==> flow/design.v <==
`timescale 1ns/1ps
module top(
	input clk,
	input rst,
	input valid,
	input dir,
	input signed [31:0] n,
	output [31:0] zeroCount,
	output signed [31:0] xOut
);
	reg signed [31:0] xReg;
	wire signed [31:0] xNext;
	always @(posedge clk or posedge rst)begin
		if(rst) xReg<=32'sd50;
		else if(valid) xReg<=xNext;
	end
	assign xOut=xReg;
	wire signed[31:0] signedN;
	assign signedN=dir? n: -n;
	wire signed [31:0] addOut;
	wire signed [31:0] modOut;
	wire signed [31:0] normOut;
	wire zeroHit;
	adder uAdd(.a(xReg), .b(signedN), .sum(addOut));
	modulo uMod(.in(addOut), .out(modOut));
	normalize uNorm(.in(modOut), .out(normOut));
	comparator uCmp(.in(normOut), .zero(zeroHit));
	assign xNext=normOut;
	counter uCnt(
		.clk(clk),
		.rst(rst),
		.inc(valid&zeroHit),
		.count(zeroCount)
	);
endmodule
module adder(
	input signed [31:0] a,
	input signed [31:0] b,
	output signed [31:0] sum
);
	assign sum=a+b;
endmodule
module modulo(
	input signed [31:0] in,
	output signed [31:0] out
);
	assign out=in%100;
endmodule
module normalize(
	input signed [31:0] in,
	output signed [31:0] out
);
	assign out=(in<0)? (in+100): in;
endmodule
module comparator(
	input signed [31:0] in,
	output zero
);
	assign zero = (in==0);
endmodule
module counter(
	input clk,
	input rst,
	input inc,
	output reg [31:0] count
);
	always @(posedge clk or posedge rst)begin
		if(rst) count<=32'd0;
		else if(inc) count<=count+1;
	end
endmodule
clock: 48.4 ns
lec_check: 0
abc_area: 1
cap_margin: 20
cell_pad_in_sites_detail_placement: 1
cell_pad_in_sites_global_placement: 1
core_aspect_ratio: 1.84
core_margin: 8
core_utilization: 25
cts_cluster_diameter: 330
cts_cluster_size: 37
gpl_routability_driven: 0
gpl_timing_driven: 1
hold_slack_margin: 0.0
max_routing_layer: met5
min_routing_layer: met2
place_density: 0.41
setup_slack_margin: -2.0
slew_margin: 10
tns_end_percent: 100
run.sh (not shown) runs the stock make flow with config.mk's settings and CLKGATE_MAP_FILE=.
The first run produced a clean layout.
Edit:
ABC_AREA = unset   (was 1)
CELL_PAD_IN_SITES_DETAIL_PLACEMENT = unset   (was 1)
CELL_PAD_IN_SITES_GLOBAL_PLACEMENT = unset   (was 1)
CORE_ASPECT_RATIO = unset   (was 1.84)
CORE_MARGIN = 9   (was 8)
CORE_UTILIZATION = 59   (was 25)
CTS_CLUSTER_DIAMETER = unset   (was 330)
CTS_CLUSTER_SIZE = 100   (was 37)
GPL_TIMING_DRIVEN = unset   (was 1)
HOLD_SLACK_MARGIN = unset   (was 0.0)
MAX_ROUTING_LAYER = unset   (was met5)
MIN_ROUTING_LAYER = unset   (was met2)
PLACE_DENSITY = unset   (was 0.41)
SLEW_MARGIN = 20   (was 10)
TNS_END_PERCENT = 15   (was 100)
clock period = 34.0 ns   (was 48.4 ns; I/O delays follow)
- wire length shrinks by a quarter to a third
- sequential share of layout area barely changes
- first-iteration DRC count shrinks by well over a third
Edit:
ABC_AREA = 0   (was unset)
CELL_PAD_IN_SITES_GLOBAL_PLACEMENT = 0   (was unset)
CORE_ASPECT_RATIO = 0.5   (was unset)
CORE_MARGIN = 2   (was 9)
CORE_UTILIZATION = 62   (was 59)
CTS_CLUSTER_DIAMETER = 77   (was unset)
CTS_CLUSTER_SIZE = 98   (was 100)
GPL_ROUTABILITY_DRIVEN = unset   (was 0)
SETUP_SLACK_MARGIN = -1.18   (was -2.0)
TNS_END_PERCENT = unset   (was 15)
The new run produced a clean layout.
Global-route usage is higher by 8.2 points.
Clock skew is lower by 0.0047 ns.
Routed wire length is higher by about 4.3%.
Die area is lower by about 20%.
Worst hold slack hardly moves.
Maximum frequency barely changes.

* * *

RTL: the design.v shown in full above, as it stands there.
==> flow/config.mk <==
export PLATFORM = sky130hd
export DESIGN_NAME = top
export DESIGN_NICKNAME = top
export VERILOG_FILES = /design/flow/design.v
export SDC_FILE = /design/flow/constraint.sdc
export NUM_CORES = 4
export LEC_CHECK = 0
export CAP_MARGIN = 20
export CORE_MARGIN = 2
export CORE_UTILIZATION = 72
export CTS_CLUSTER_SIZE = 39
export SLEW_MARGIN = 20
==> flow/constraint.sdc <==
create_clock -name core_clock -period 15.5 [get_ports {clk}]
set_input_delay 3.1000 -clock core_clock [delete_from_list [all_inputs] [get_ports {clk}]]
set_output_delay 3.1000 -clock core_clock [all_outputs]
set_load 0.01 [all_outputs]
The starting point did not get past detailed placement with DPL-0038.
Then changed:
CORE_UTILIZATION = 61   (was 72)
CTS_CLUSTER_SIZE = not set   (was 39)
clock period = 11.6 ns   (was 15.5 ns; I/O delays follow)
Result:
- With this change the flow ended with an error in clock tree synthesis on DPL-0038
- die size grows by 18%
- area after synthesis does not change
- synthesized cell count is unchanged
Then changed:
CORE_UTILIZATION = 66   (was 61)
CTS_CLUSTER_SIZE = 39   (was not set)
SETUP_SLACK_MARGIN = 2.84   (was not set)
clock period = 22.7 ns   (was 11.6 ns; I/O delays follow)
Effect:
- The new run failed in clock tree synthesis
- die area goes down by 7.4%
- synthesized area does not change
- synthesized cell count does not change
Then changed:
ABC_AREA = 1   (was not set)
CORE_UTILIZATION = 72   (was 66)
CTS_CLUSTER_SIZE = not set   (was 39)
SETUP_SLACK_MARGIN = not set   (was 2.84)
TNS_END_PERCENT = 10   (was not set)
clock period = 14.9 ns   (was 22.7 ns; I/O delays follow)
The new run ended with an error in clock tree synthesis on DPL-0038.
Synthesized cell count is higher by 22%.
Synthesized area falls by 4.0%.
Die area goes down by 12%.

* * *

RTL: the design.v shown in full above, as it stands there.
==> flow/config.mk <==
export PLATFORM = sky130hd
export DESIGN_NAME = top
export DESIGN_NICKNAME = top
export VERILOG_FILES = /design/flow/design.v
export SDC_FILE = /design/flow/constraint.sdc
export NUM_CORES = 4
export LEC_CHECK = 0
export ABC_AREA = 0
export CAP_MARGIN = 20
export CELL_PAD_IN_SITES_GLOBAL_PLACEMENT = 1
export CORE_ASPECT_RATIO = 0.5
export CORE_MARGIN = 2
export CORE_UTILIZATION = 40
export CTS_CLUSTER_DIAMETER = 77
export SETUP_SLACK_MARGIN = -1.18
export SLEW_MARGIN = 20
==> flow/constraint.sdc <==
create_clock -name core_clock -period 34.0 [get_ports {clk}]
set_input_delay 6.8000 -clock core_clock [delete_from_list [all_inputs] [get_ports {clk}]]
set_output_delay 6.8000 -clock core_clock [all_outputs]
set_load 0.01 [all_outputs]
Change:
Settings changed: ABC_AREA 0 to not set, CAP_MARGIN 20 to 10, CELL_PAD_IN_SITES_GLOBAL_PLACEMENT 1 to not set, CORE_ASPECT_RATIO 0.5 to 0.73, CORE_MARGIN 2 to 5, CORE_UTILIZATION 40 to 21, CTS_CLUSTER_DIAMETER 77 to 179, GPL_TIMING_DRIVEN set to 0, HOLD_SLACK_MARGIN set to -0.05, MAX_ROUTING_LAYER set to met4, MIN_ROUTING_LAYER set to met2, PLACE_DENSITY_LB_ADDON set to 0.23, SETUP_SLACK_MARGIN -1.18 to not set, TNS_END_PERCENT set to 5.
The changed run completed with no timing, DRC or antenna violations. Die area climbs by well over a third. First-iteration DRC count goes up to 2.8 times its value. Setup slack is better by 0.77 ns. Wire length grows by about a fifth. Sequential share of layout area shrinks by 0.52 points.
Change:
Settings changed: CAP_MARGIN 10 to 20, CORE_ASPECT_RATIO 0.73 to not set, CORE_MARGIN 5 to 2, CORE_UTILIZATION 21 to 40, CTS_CLUSTER_DIAMETER 179 to not set, GPL_TIMING_DRIVEN 0 to not set, HOLD_SLACK_MARGIN -0.05 to not set, MAX_ROUTING_LAYER met4 to not set, MIN_ROUTING_LAYER met2 to not set, PLACE_DENSITY_LB_ADDON 0.23 to not set, TNS_END_PERCENT 5 to not set.
Outcome: Worst hold slack got worse by 0.0033 ns; clock skew came out lower by 0.013 ns; area after synthesis stays the same.
Change:
Settings changed: CORE_MARGIN 2 to 9, CORE_UTILIZATION 40 to 59, CTS_CLUSTER_SIZE set to 100, GPL_ROUTABILITY_DRIVEN set to 0, HOLD_SLACK_MARGIN set to 0.27, SETUP_SLACK_MARGIN set to -2.0, TNS_END_PERCENT set to 15.
The changed run finished clean.
Setup slack loses 1.2 ns.
Area after synthesis stays the same.
Count of clock-buffer cells in the layout came out lower by 1.
Non-clock buffer count drops by 3.
Clock skew went up by 0.0069 ns.
Via count stays flat.
Wire length decreases by 4.6%.
Fmax drops by 3.7%.
Synthesized cell count does not change.
Cell area decreases by 1.7%.
Sequential share of layout area goes up by 0.18 points.
Change:
Settings changed: CAP_MARGIN 20 to 25, CORE_MARGIN 9 to 2, CORE_UTILIZATION 59 to 40, CTS_CLUSTER_DIAMETER set to 274, CTS_CLUSTER_SIZE 100 to not set, GPL_ROUTABILITY_DRIVEN 0 to not set, GPL_TIMING_DRIVEN set to 0, HOLD_SLACK_MARGIN 0.27 to not set, MAX_ROUTING_LAYER set to met4, SETUP_SLACK_MARGIN -2.0 to not set, TNS_END_PERCENT 15 to not set.
Result: Die size increases by 23%. Clock-buffer cell count increases by 3. Via count hardly moves. Sequential share of layout area decreases by 0.29 points. Worst hold slack loses 0.0075 ns. Worst setup slack gains 1.5 ns. Cell count increases by 10%. Synthesized area is unchanged.

* * *

Setup of indigo:
RTL: the design.v shown in full above, as it stands there.
Settings: LEC_CHECK=0, ABC_AREA=1, CAP_MARGIN=15, CELL_PAD_IN_SITES_DETAIL_PLACEMENT=2, CORE_ASPECT_RATIO=1.53, CORE_MARGIN=2, CORE_UTILIZATION=48, CTS_CLUSTER_SIZE=84, GPL_TIMING_DRIVEN=0, HOLD_SLACK_MARGIN=0.29, MAX_ROUTING_LAYER=met4, SETUP_SLACK_MARGIN=5.0, SLEW_MARGIN=40; clock period 22.4 ns.
Status: indigo FAILED at detailed placement (tool error)
## Diff of input files: harbor against indigo
Settings: swapping 48 for 69 in CORE_UTILIZATION; clearing GPL_TIMING_DRIVEN, which used to be 0; clearing HOLD_SLACK_MARGIN, which used to be 0.29; clearing SETUP_SLACK_MARGIN, which used to be 5.0; swapping 15 for 20 in CAP_MARGIN; clearing MAX_ROUTING_LAYER, which used to be met4; putting TNS_END_PERCENT at 5 where nothing was set; clearing CELL_PAD_IN_SITES_DETAIL_PLACEMENT, which used to be 2; clearing CORE_ASPECT_RATIO, which used to be 1.53; swapping 40 for 20 in SLEW_MARGIN; swapping 84 for 99 in CTS_CLUSTER_SIZE; swapping 22.4 for 22.1 in the clock period (ns, I/O delays scaled along).
### Flow results
Comparing indigo and harbor, the higher floorplan utilization was measured on harbor. Port buffer count of harbor exceeds that of indigo slightly. Reported for indigo and harbor, post-synthesis share of cell area spent on full adders, half adders and majority gates turned out identical to the last digit. Diff indigo -> harbor: chip height went down, standard cell core area fell about 30%, total cell area reported by yosys after synthesis barely changed, chip width went up 4.2 um, cell count after synthesis now sits at about the same level. The die size in indigo is 1.4 times that in harbor. Although harbor finished all stages, its layout failed final checks on setup timing.
Changes in xenon relative to harbor:
Settings: ABC_AREA removed (was 1); TNS_END_PERCENT removed (was 5); CTS_CLUSTER_SIZE removed (was 99); CORE_UTILIZATION changed from 69 to 34; the clock period (ns, I/O delays scaled along) changed from 22.1 to 32.6.
### Flow results
Relative to harbor, area fraction in full adders, half adders and majority gates increased by 0.45 points in xenon.
Comparing xenon with harbor, the clock latency on the worst-skew pair came out essentially unchanged.
harbor has lower area fraction in xor and xnor cells than xenon.
From harbor to xenon the numbers moved as follows: worst hold slack now smaller, portion of the clock cycle consumed by the worst path in the final layout now smaller.
Summary of xenon over harbor: sum of routed wire length over all layers has decreased, post-layout instance area has decreased.
Looking at global-route wire length before repair, xenon sits above harbor.
Via count | xenon below harbor
xenon was carried through to the last stage, and its layout satisfied the timing, design-rule and antenna checks.
## Diff of input files: amber against xenon
Settings: SETUP_SLACK_MARGIN newly set to -2.0; CTS_CLUSTER_SIZE newly set to 100; CORE_UTILIZATION changed from 34 to 59; the clock period (ns, I/O delays scaled along) changed from 32.6 to 34.0.
[summary]
Looking at worst setup path startpoint, the n[5] result is from amber; the n[12] one comes from xenon.
amber: no failed stages, no open violations at the end
Lower critical path depth was reported by amber, not xenon.
Going from xenon to amber, worst setup slack has decreased; via count increased 1.3%; sequential share of layout area has increased.
Register-to-register slack, amber and xenon: smaller value in amber
Against xenon, amber comes in 0.0089 ns higher on worst hold slack.
Input changes introduced in quartz (baseline for comparison: amber):
Settings: clearing SETUP_SLACK_MARGIN, which used to be -2.0; clearing CTS_CLUSTER_SIZE, which used to be 100; swapping 34.0 for 22.7 in the clock period (ns, I/O delays scaled along).
==> results <==
Going from amber to quartz, number of cells after detailed placement grew by more than a quarter. Comparing amber against quartz, there is no change at all in per-instance average area after synthesis. quartz terminated abnormally: global routing reported GRT-0116. For count of port buffers added during placement, quartz and amber come out practically identical. As far as die width goes, amber and quartz are indistinguishable; the numbers are identical. On total half-perimeter wirelength after legalization and detailed placement, quartz does worse than amber. Compared to amber, quartz has final weighted congestion of routability-driven global placement about 3.4% higher. Re full die area: no difference whatsoever between quartz and amber. Between quartz and amber, the buffers inserted during post-CTS setup optimization is higher for quartz.
Input changes introduced in garnet (baseline for comparison: quartz):
Settings: CORE_UTILIZATION: 59 -> 58; SETUP_SLACK_MARGIN: unset -> 5.0; the clock period (ns, I/O delays scaled along): 22.7 -> 18.5.
## What came out
Run status, garnet: aborted in clock tree synthesis, error DPL-0033. Compared with quartz, garnet shows a higher placeable core region. garnet — number of rows in the core area 1 higher, quartz as reference. [diff] overall chip area, garnet relative to quartz: regression. In terms of synthesized-area fraction occupied by xor and xnor cells, garnet and quartz differ only marginally. garnet — floorplan utilization 1.6 points lower, quartz as reference. Delta (garnet minus quartz): height of the die went up by 0.84%, post-placement cell count now sits higher, area share of fa/ha/maj cells after synthesis comparable, cell area reported after detailed placement rose about 2%, fraction of the mapped netlist area in compound gates held.
